pepper:
==> flow/design.v (excerpt) <==
module sys_ref_core #(parameter DATA_WIDTH = 8, ADDR_WIDTH = 4)
(
 input   wire                      CLK,
 input   wire                      RST,             
 input   wire  [DATA_WIDTH-1:0]    UART_RX_DATA,
 input   wire                      UART_RX_Valid,
 input   wire                      FIFO_FULL,
 output  wire  [DATA_WIDTH-1:0]    FIFO_WR_DATA,
 output  wire                      FIFO_WR_INC,
 output  wire  [DATA_WIDTH-1:0]    UART_Config,
 output  wire  [DATA_WIDTH-1:0]    Div_Ratio,
 output  wire                      CLKDIV_EN
);
wire                      WrEn;
wire                      RdEn;
wire  [ADDR_WIDTH-1:0]    Addr;
wire  [DATA_WIDTH-1:0]    Wr_Reg;
wire  [DATA_WIDTH-1:0]    Rd_Reg;
wire                      Rd_Reg_Valid;
wire  [DATA_WIDTH-1:0]    Operand_A;
wire  [DATA_WIDTH-1:0]    Operand_B;
wire  [3:0]               ALU_FUN;
wire                      ALU_EN;
wire                      CLKG_EN;
wire  [DATA_WIDTH*2-1:0]  ALU_OUT;
wire                      ALU_OUT_Valid;
SYS_CTRL U0_SYS_CTRL (
	.CLK(CLK),
	.RST(RST),
	.UART_RX_DATA(UART_RX_DATA),
	.UART_RX_Valid(UART_RX_Valid),
	.FIFO_FULL(FIFO_FULL),
	.FIFO_WR_DATA(FIFO_WR_DATA),
	.FIFO_WR_INC(FIFO_WR_INC),
	.ALU_OUT(ALU_OUT),
	.ALU_OUT_Valid(ALU_OUT_Valid),
	.ALU_EN(ALU_EN),
	.ALU_FUN(ALU_FUN),
	.CLKG_EN(CLKG_EN),
	.CLKDIV_EN(CLKDIV_EN),
	.Rd_Reg(Rd_Reg),
	.Rd_Reg_Valid(Rd_Reg_Valid),
	.Wr_Reg(Wr_Reg),
	.Addr(Addr),
	.RdEn(RdEn),
	.WrEn(WrEn)
	);
Register_File U0_Register_File (
	.WrData(Wr_Reg),
	.Adresss(Addr),
	.WrEn(WrEn),
	.RdEn(RdEn),
	.CLK(CLK),
	.RST(RST),
	.RdData(Rd_Reg),
	.RdData_Valid(Rd_Reg_Valid),
	.REG0(Operand_A),
	.REG1(Operand_B),
	.REG2(UART_Config),
	.REG3(Div_Ratio)
	);
ALU_16B U0_ALU_16B (
	.A(Operand_A),
	.B(Operand_B),
	.EN(ALU_EN),
	.ALU_FUN(ALU_FUN),
	.CLK(CLK),
	.CLK_EN(CLKG_EN),
	.RST(RST),
	.ALU_OUT(ALU_OUT),
	.OUT_VALID(ALU_OUT_Valid)
	);
endmodule
export LEC_CHECK = 0
export CAP_MARGIN = 5
export CELL_PAD_IN_SITES_DETAIL_PLACEMENT = 0
export CELL_PAD_IN_SITES_GLOBAL_PLACEMENT = 2
export CORE_ASPECT_RATIO = 1.28
export CORE_MARGIN = 2
export CORE_UTILIZATION = 40
export CTS_CLUSTER_SIZE = 30
export GPL_ROUTABILITY_DRIVEN = 0
export GPL_TIMING_DRIVEN = 1
export MAX_ROUTING_LAYER = met5
export MIN_ROUTING_LAYER = met2
export PLACE_DENSITY_LB_ADDON = 0.1
export SLEW_MARGIN = 25
export TNS_END_PERCENT = 90
create_clock -name core_clock -period 30.0 [get_ports {CLK}]
run.sh (not shown) runs the stock make flow with config.mk's settings and CLKGATE_MAP_FILE=.
pepper: full flow OK, the timing, design-rule and antenna checks passed
Inputs modified between pepper and zinc:
Settings: PLACE_DENSITY_LB_ADDON removed (was 0.1); SLEW_MARGIN changed from 25 to 20; CTS_CLUSTER_DIAMETER newly set to 137; CELL_PAD_IN_SITES_GLOBAL_PLACEMENT removed (was 2); CAP_MARGIN changed from 5 to 20; PLACE_DENSITY newly set to 0.88; CELL_PAD_IN_SITES_DETAIL_PLACEMENT removed (was 0); MIN_ROUTING_LAYER removed (was met2); CTS_CLUSTER_SIZE changed from 30 to 100; MAX_ROUTING_LAYER removed (was met5); GPL_TIMING_DRIVEN removed (was 1); CORE_ASPECT_RATIO removed (was 1.28); TNS_END_PERCENT removed (was 90); GPL_ROUTABILITY_DRIVEN removed (was 0).
Results
- Number of well-tap cells placed: zinc vs pepper down 4.6%
- zinc and pepper ended up with roughly the same clock-cell share of area.
- Every stage of the flow completed for zinc, and the final layout passed the timing, design-rule and antenna checks.
- pepper did not stop at any stage, and its layout met the timing, design-rule and antenna checks.
- zinc and pepper ended up with nearly the same stage delay of the slowest cell on the critical path.
- Looking at zinc and pepper, the sequential share of layout area is a wash.
- Clock-buffer cell count in zinc vs pepper: down 5
- zinc vs. pepper: wire length dropped about 14%; cell area dropped about 0.65%; total vias in the final route dropped 4,974.
- Initial antenna violation count for zinc: 1 down relative to pepper
What sierra does differently from zinc at the input level:
Settings: putting HOLD_SLACK_MARGIN at -0.09 where nothing was set; swapping 20 for 10 in SLEW_MARGIN; swapping 137 for 335 in CTS_CLUSTER_DIAMETER; clearing PLACE_DENSITY, which used to be 0.88; putting PLACE_DENSITY_LB_ADDON at 0.21 where nothing was set; swapping 100 for 26 in CTS_CLUSTER_SIZE; swapping 40 for 23 in CORE_UTILIZATION; putting TNS_END_PERCENT at 5 where nothing was set.
Results
- zinc vs sierra, launching element of the worst setup path: U0_Register_File.Memory[1][2]$_DFFE_PN0P_ vs U0_Register_File.Memory[1][0]$_DFFE_PN0P_
- Against zinc, setup slack in sierra came out better.
- Looking at minimum clock period, sierra sits 0.20 ns below zinc.
- Going from zinc to sierra, achievable frequency has increased, met2 usage in global routing has decreased, number of multi-input combinational cells in the layout has remained practically unchanged.
Edits applied to the flow inputs when going from sierra to raven:
Settings: a deleted HOLD_SLACK_MARGIN that had been -0.09; a deleted TNS_END_PERCENT that had been 5; an added CELL_PAD_IN_SITES_DETAIL_PLACEMENT of 1; a deleted CTS_CLUSTER_SIZE that had been 26; a deleted CTS_CLUSTER_DIAMETER that had been 335; a change of PLACE_DENSITY_LB_ADDON from 0.21 to 0.23; a change of SLEW_MARGIN from 10 to 20; a change of CORE_UTILIZATION from 23 to 54; an added GPL_ROUTABILITY_DRIVEN of 1.
Results
- raven vs. sierra: first-pass GRT wire length went up by 16%.
- Per the comparison of raven with sierra, non-clock buffer count picked up an extra 10%; routed via count picked up an extra 1,753; total of clock buffers placed in the layout lost 1; setup slack lost 0.64 ns.
- The sequential share of layout area number comes out lower for sierra vs raven.
- Per the comparison of raven with sierra, clock network area share increased by 0.43 points relative to the old numbers; critical path arrival picked up an extra 0.66 ns.
> inputs changed (raven -> cedar)
Settings: removing PLACE_DENSITY_LB_ADDON (formerly 0.23); removing CELL_PAD_IN_SITES_DETAIL_PLACEMENT (formerly 1); changing CORE_UTILIZATION from 54 to 40; setting CTS_CLUSTER_SIZE to 16 for the first time; setting PLACE_DENSITY to 0.89 for the first time; removing GPL_ROUTABILITY_DRIVEN (formerly 1); setting CTS_CLUSTER_DIAMETER to 333 for the first time.
[summary]
- Against raven, cedar reports a clock buffer instance count of the final layout that is higher.
- cedar against raven: sequential share of layout area has remained practically unchanged.
- In the tables for cedar and raven, placed instance area reads higher with cedar.
- Compared to raven, cedar shows a wider setup margin.

---

sys_ref_core again, from the RTL that the note above started with.
## sys_ref_core
module sys_ref_core #(parameter DATA_WIDTH = 8, ADDR_WIDTH = 4)
(
 input   wire                      CLK,
 input   wire                      RST,             
 input   wire  [DATA_WIDTH-1:0]    UART_RX_DATA,
 input   wire                      UART_RX_Valid,
 input   wire                      FIFO_FULL,
 output  wire  [DATA_WIDTH-1:0]    FIFO_WR_DATA,
 output  wire                      FIFO_WR_INC,
 output  wire  [DATA_WIDTH-1:0]    UART_Config,
 output  wire  [DATA_WIDTH-1:0]    Div_Ratio,
 output  wire                      CLKDIV_EN
);
Settings: LEC_CHECK=0, CAP_MARGIN=20, CORE_MARGIN=2, CORE_UTILIZATION=68, CTS_CLUSTER_DIAMETER=364, CTS_CLUSTER_SIZE=15, SETUP_SLACK_MARGIN=3.72, SLEW_MARGIN=20, TNS_END_PERCENT=5; clock period 13.3 ns.
The starting point finished but fails on negative setup slack.
Change:
--- a/flow/config.mk
+++ b/flow/config.mk
@@ -10,4 +10 @@
-export CORE_UTILIZATION = 68
-export CTS_CLUSTER_DIAMETER = 364
-export CTS_CLUSTER_SIZE = 15
-export SETUP_SLACK_MARGIN = 3.72
+export CORE_UTILIZATION = 63
@@ -15 +11,0 @@
-export TNS_END_PERCENT = 5
==> flow/constraint.sdc (replaced) <==
create_clock -name core_clock -period 15.8 [get_ports {CLK}]
set_input_delay 3.1600 -clock core_clock [delete_from_list [all_inputs] [get_ports {CLK}]]
set_output_delay 3.1600 -clock core_clock [all_outputs]
set_load 0.01 [all_outputs]
Outcome: The changed run finished but failed the layout checks on negative setup slack; worst setup slack is better by 780 ps; via count rose by 2.6%; global-route usage fell by 4.1 points; die size rose by 7.7%; wire length rose by 3.0%; final area rose by 6.7%; non-clock buffer count rose by 153; fmax fell by 6.6%; final cell count rose by 6.5%; clock skew stays flat.

---

## build 61
Starting RTL as in the previous note.
Settings: LEC_CHECK=0, CAP_MARGIN=20, CORE_MARGIN=2, CORE_UTILIZATION=72, CTS_CLUSTER_DIAMETER=95, CTS_CLUSTER_SIZE=14, PLACE_DENSITY=0.66, SETUP_SLACK_MARGIN=3.27, SLEW_MARGIN=20; clock period 23.7 ns.
Stage in which a tool error killed build 61: 5_1_grt.
Changes in build 9 relative to build 61:
# build 61
export LEC_CHECK = 0
export CAP_MARGIN = 20
export CORE_MARGIN = 2
export CORE_UTILIZATION = 72
export CTS_CLUSTER_DIAMETER = 95
export CTS_CLUSTER_SIZE = 14
export PLACE_DENSITY = 0.66
export SETUP_SLACK_MARGIN = 3.27
export SLEW_MARGIN = 20
create_clock -name core_clock -period 23.7 [get_ports {CLK}]
# build 9
export LEC_CHECK = 0
export CAP_MARGIN = 20
export CORE_MARGIN = 2
export CORE_UTILIZATION = 64
export PLACE_DENSITY = 0.6
export SLEW_MARGIN = 20
create_clock -name core_clock -period 23.4 [get_ports {CLK}]
[summary]
Build 9 had finished all stages when the layout checks came back failing, citing setup timing. Re routability congestion estimate: build 9 is 1.7% down on build 61. Build 9 vs. build 61: horizontal die size shows an increase of 5.9%, starting density of the core shows a reduction of 7.8 points, floorplan core area shows an increase of about 12%, die area shows an increase of 12%, area fraction in compound gates shows no meaningful change. Re yosys-reported design area after synthesis: no difference whatsoever between build 9 and build 61. Area after synthesis came out exactly the same in build 9 and build 61.
Edits applied to the flow inputs when going from build 9 to build 23:
# build 9
export LEC_CHECK = 0
export CAP_MARGIN = 20
export CORE_MARGIN = 2
export CORE_UTILIZATION = 64
export PLACE_DENSITY = 0.6
export SLEW_MARGIN = 20
create_clock -name core_clock -period 23.4 [get_ports {CLK}]
# build 23
export LEC_CHECK = 0
export CAP_MARGIN = 20
export CORE_MARGIN = 2
export CORE_UTILIZATION = 65
export PLACE_DENSITY = 0.6
export SLEW_MARGIN = 20
create_clock -name core_clock -period 32.6 [get_ports {CLK}]
### Flow results
Build 9 and build 23: one clean run, build 23; the rest did not finish clean. Complete run, failing final checks: build 9, reason setup timing. Delta(transition time at the pin with the least slew margin, build 23 - build 9) < 0. Build 23: count of antenna diodes in the layout higher than build 9. Headroom to the max-slew limit for build 23 is higher than for build 9. [compare] base=build 9 new=build 23: final critical path time including I/O delays and setup went up, critical path depth went down by 1, count of buffer and inverter cells on the critical path decreased by 1 relative to the old numbers. The final reports for build 23 and build 9 show final cell utilization of the core lower in the former. Re non-clock buffer count in the final layout: build 9 and build 23 aren't equal, and the higher value belongs to build 9. Comparing build 9 and build 23, the higher total of endpoints with negative setup slack in the final report was measured on build 9.

---

Starting RTL as in the previous note.
make LEC_CHECK=0 CAP_MARGIN=5 CELL_PAD_IN_SITES_DETAIL_PLACEMENT=0 CELL_PAD_IN_SITES_GLOBAL_PLACEMENT=1 CORE_ASPECT_RATIO=0.75 CORE_MARGIN=2 CORE_UTILIZATION=40 CTS_CLUSTER_SIZE=75 GPL_ROUTABILITY_DRIVEN=0 GPL_TIMING_DRIVEN=1 MAX_ROUTING_LAYER=met4 PLACE_DENSITY_LB_ADDON=0.1 SLEW_MARGIN=0 TNS_END_PERCENT=90 finish   # period 30.0 ns
==> next run, changes <==
- ABC_AREA: default -> 1
- CAP_MARGIN: 5 -> 10
- CELL_PAD_IN_SITES_DETAIL_PLACEMENT: 0 -> 1
- CELL_PAD_IN_SITES_GLOBAL_PLACEMENT: 1 -> default
- CORE_ASPECT_RATIO: 0.75 -> default
- CORE_MARGIN: 2 -> 3
- CORE_UTILIZATION: 40 -> 54
- CTS_CLUSTER_DIAMETER: default -> 361
- CTS_CLUSTER_SIZE: 75 -> default
- GPL_ROUTABILITY_DRIVEN: 0 -> 1
- PLACE_DENSITY_LB_ADDON: 0.1 -> default
- SLEW_MARGIN: 0 -> 15
- TNS_END_PERCENT: 90 -> 25
Effect: Global-route usage goes up by 9.5 points. Cell count increases by roughly a tenth.
==> next run, changes <==
- ABC_AREA: 1 -> default
- CAP_MARGIN: 10 -> 20
- CELL_PAD_IN_SITES_DETAIL_PLACEMENT: 1 -> default
- CORE_MARGIN: 3 -> 2
- CORE_UTILIZATION: 54 -> 40
- CTS_CLUSTER_DIAMETER: 361 -> 134
- CTS_CLUSTER_SIZE: default -> 95
- GPL_ROUTABILITY_DRIVEN: 1 -> default
- GPL_TIMING_DRIVEN: 1 -> default
- MAX_ROUTING_LAYER: met4 -> default
- PLACE_DENSITY: default -> 0.6
- SLEW_MARGIN: 15 -> 20
- TNS_END_PERCENT: 25 -> 5
Outcome: Worst setup slack degrades by 7.8 ps; final cell count falls by 12%; hold slack got worse by 7.3 ps.
==> next run, changes <==
- CAP_MARGIN: 20 -> 0
- CELL_PAD_IN_SITES_DETAIL_PLACEMENT: default -> 1
- CORE_UTILIZATION: 40 -> 54
- CTS_CLUSTER_DIAMETER: 134 -> 330
- CTS_CLUSTER_SIZE: 95 -> default
- GPL_ROUTABILITY_DRIVEN: default -> 1
- GPL_TIMING_DRIVEN: default -> 0
- PLACE_DENSITY: 0.6 -> default
- PLACE_DENSITY_LB_ADDON: default -> 0.23
- TNS_END_PERCENT: 5 -> default
=> The new run completed with no timing, DRC or antenna violations. Routed wire length came out higher by 44%. Fmax came out lower by 4.9%.
==> next run, changes <==
- CAP_MARGIN: 0 -> 30
- CELL_PAD_IN_SITES_DETAIL_PLACEMENT: 1 -> default
- CELL_PAD_IN_SITES_GLOBAL_PLACEMENT: default -> 0
- CORE_UTILIZATION: 54 -> 23
- CTS_CLUSTER_DIAMETER: 330 -> 335
- CTS_CLUSTER_SIZE: default -> 88
- GPL_ROUTABILITY_DRIVEN: 1 -> 0
- GPL_TIMING_DRIVEN: 0 -> default
- HOLD_SLACK_MARGIN: default -> -0.09
- PLACE_DENSITY: default -> 0.82
- PLACE_DENSITY_LB_ADDON: 0.23 -> default
- SLEW_MARGIN: 20 -> 10
- TNS_END_PERCENT: default -> 5
=> Utilization goes down by 35 points. Global-route usage decreases by 31 points. Synthesized cell count stays the same. Worst setup slack gains 1400 ps.
==> next run, changes <==
- CAP_MARGIN: 30 -> 20
- CELL_PAD_IN_SITES_GLOBAL_PLACEMENT: 0 -> default
- CORE_UTILIZATION: 23 -> 40
- CTS_CLUSTER_SIZE: 88 -> 26
- GPL_ROUTABILITY_DRIVEN: 0 -> default
- PLACE_DENSITY: 0.82 -> default
- PLACE_DENSITY_LB_ADDON: default -> 0.23
- TNS_END_PERCENT: 5 -> default
- The changed run produced a clean layout
- utilization goes up by 18 points
- clock skew barely changes
- worst setup slack improved by 17 ps
- die size decreases by 42%
- worst hold slack gets worse by 21 ps
- critical path depth does not change
